## north
Design fir_7_7, start of the top module:
module fir_7_7(
    input clk,
    input rst,
    input [7:0] weight_data,
    input [2:0] weight_idx,
    input weight_valid,
    output weight_ready,
    input [7:0] input_data,
    input input_valid,
    output input_ready,
    output [15:0] output_data,
    input output_ready,
    output output_valid 
    );
==> flow/config.mk <==
export PLATFORM = sky130hd
export DESIGN_NAME = fir_7_7
export DESIGN_NICKNAME = fir_7_7
export VERILOG_FILES = /design/flow/design.v
export SDC_FILE = /design/flow/constraint.sdc
export NUM_CORES = 4
export LEC_CHECK = 0
export CAP_MARGIN = 20
export CORE_MARGIN = 3
export CORE_UTILIZATION = 40
export PLACE_DENSITY = 0.63
export SLEW_MARGIN = 5
==> flow/constraint.sdc <==
create_clock -name core_clock -period 8.0 [get_ports {clk}]
set_input_delay 1.6000 -clock core_clock [delete_from_list [all_inputs] [get_ports {clk}]]
set_output_delay 1.6000 -clock core_clock [all_outputs]
set_load 0.01 [all_outputs]
run.sh (not shown) runs the stock make flow with config.mk's settings and CLKGATE_MAP_FILE=.
For south, these inputs were changed with respect to north:
--- a/flow/config.mk
+++ b/flow/config.mk
@@ -7,0 +8 @@
+export ABC_AREA = 1
@@ -9 +10,2 @@
-export CORE_MARGIN = 3
+export CORE_ASPECT_RATIO = 1.91
+export CORE_MARGIN = 2
@@ -10,0 +13,3 @@
+export CTS_CLUSTER_DIAMETER = 235
+export CTS_CLUSTER_SIZE = 53
+export GPL_ROUTABILITY_DRIVEN = 0
==> comparison <==
Compared with north, in south combinational share of power increased 40 points, power in the clock group decreased about 1%, routed length on met1 decreased 4.8 mm, number of different library cells in the post-synthesis netlist decreased 7. south reports a higher highest fanout seen on the critical path than north does. south leaves more setup margin than north. Going from north to south, the die area was enlarged.
The following lists how east was set up differently from south:
--- a/flow/config.mk
+++ b/flow/config.mk
@@ -8 +7,0 @@
-export ABC_AREA = 1
@@ -10 +8,0 @@
-export CORE_ASPECT_RATIO = 1.91
@@ -13,5 +11 @@
-export CTS_CLUSTER_DIAMETER = 235
-export CTS_CLUSTER_SIZE = 53
-export GPL_ROUTABILITY_DRIVEN = 0
-export PLACE_DENSITY = 0.63
-export SLEW_MARGIN = 5
+export SLEW_MARGIN = 20
[summary]
Every run in the comparison, south and east, completed the flow with a clean layout.
Mux contribution to synthesized area: east vs south up 0.46 points
The finished layout cell area reported for east is smaller than that of south by about 2.5%.
east vs south — instance count after placement with tap cells included dropped 382.
The routed wire length in east is 0.927 times that in south.
Row count went down by more than a quarter going from south to east.
In the reports for south and east, the smaller leakage power summed over all cells belongs to east.
Met3 global-route usage: east > south
Re number of hold-repair buffers added at the cts stage: no difference whatsoever between east and south.

* * *

## job 4099
Starting RTL as in the previous note.
clock: 4.17 ns
lec_check: 0
abc_area: 1
cap_margin: 20
core_margin: 2
core_utilization: 70
cts_cluster_diameter: 228
hold_slack_margin: -0.08
setup_slack_margin: 1.08
slew_margin: 20
tns_end_percent: 5
STATUS run=job 4099 STAGES=ALL_DONE FINAL_CHECKS=FAILED CAUSE=setup timing
For job 174, these inputs were changed with respect to job 4099:
Settings: ABC_AREA removed (was 1); CTS_CLUSTER_DIAMETER removed (was 228); HOLD_SLACK_MARGIN removed (was -0.08); CORE_UTILIZATION changed from 70 to 40; TNS_END_PERCENT removed (was 5); SETUP_SLACK_MARGIN removed (was 1.08); the clock period (ns, I/O delays scaled along) changed from 4.17 to 9.06.
--- outcome ---
Job 174 | status: complete | timing, DRC, antenna: pass
Per the comparison of job 174 with job 4099, count of placed standard cells including taps saw a decrease; worst setup slack saw an increase; clock group power saw a decrease; relative contribution of the clock network to total power saw an increase; cell area reported after detailed placement saw a decrease.
Against job 4099 as the reference, job 174 delivers a lower met1 routing resource usage after global routing.
Job 4099 ended up with weights[0][5] as its critical path launch point; job 174 ended up with inputs[6][5].
Job 174: total detailed-routing wirelength is 5.3% lower than what job 4099 reported.
Die size, job 174 and job 4099: lower on job 4099
A top contributor to total power of clock is what job 174 shows, while combinational logic belongs to job 4099.
Summary of job 174 over job 4099: worst supply voltage drop on vdd went down 74%, proportion of cell area occupied by registers went up 1.4 points.
Inputs modified between job 174 and job 7795:
Settings: CORE_UTILIZATION: 40 -> 69; the clock period (ns, I/O delays scaled along): 9.06 -> 9.52.
Findings:
- Both conditions hold for job 7795: the flow ran to the end and the final layout passed the timing, DRC and antenna checks.
- The portion of the layout cell area used by clock cells of job 7795 falls short of that of job 174 by 0.21 points.
- Worst path required time was lower in job 174 than in job 7795.
- Job 7795 contains more vias than job 174.
- [compare] base=job 174 new=job 7795: maximum number of pins on one net before global-route repair now sits lower; share of the clock period used by the worst path now sits lower.
- As far as number of cell instances after yosys synthesis goes, job 174 and job 7795 are indistinguishable; the numbers are identical.
- Comparing job 174 with job 7795, the combinational cell fraction of total power came out essentially unchanged.
- The worst setup slack after layout in job 7795 sits 500 ps above the value recorded for job 174.
Setup changes, job 7795 to job 5730
Settings: putting CTS_CLUSTER_SIZE at 73 where nothing was set; putting ABC_AREA at 0 where nothing was set; putting SETUP_SLACK_MARGIN at 1.08 where nothing was set; swapping 69 for 70 in CORE_UTILIZATION; swapping 9.52 for 4.19 in the clock period (ns, I/O delays scaled along).
==> results <==
Job 5730: all stages done; final checks FAILED (setup timing). Job 5730 vs job 7795: number of non-clock buffers in the layout up in job 5730. Compared to job 7795, job 5730 has critical-path maximum fanout 5 lower. Compared with job 7795, job 5730 shows a register-to-register slack that is 4890 ps lower. Between job 5730 and job 7795, the average detailed-routed wire length per instance figures differ only marginally. Yosys synthesis chip area: job 5730 vs job 7795 identical. ~same post-route antenna net violation count in job 7795 and job 5730. Relative to job 7795, the final cell area reported for job 5730 is higher. Compared with job 7795, in job 5730 power per unit of standard cell area grew by about 120%; area overhead of the layout relative to synthesis grew by 12 points. [diff] violation count after the first detailed-routing iteration, job 5730 relative to job 7795: regression.
Power and IR drop assume default switching activity.
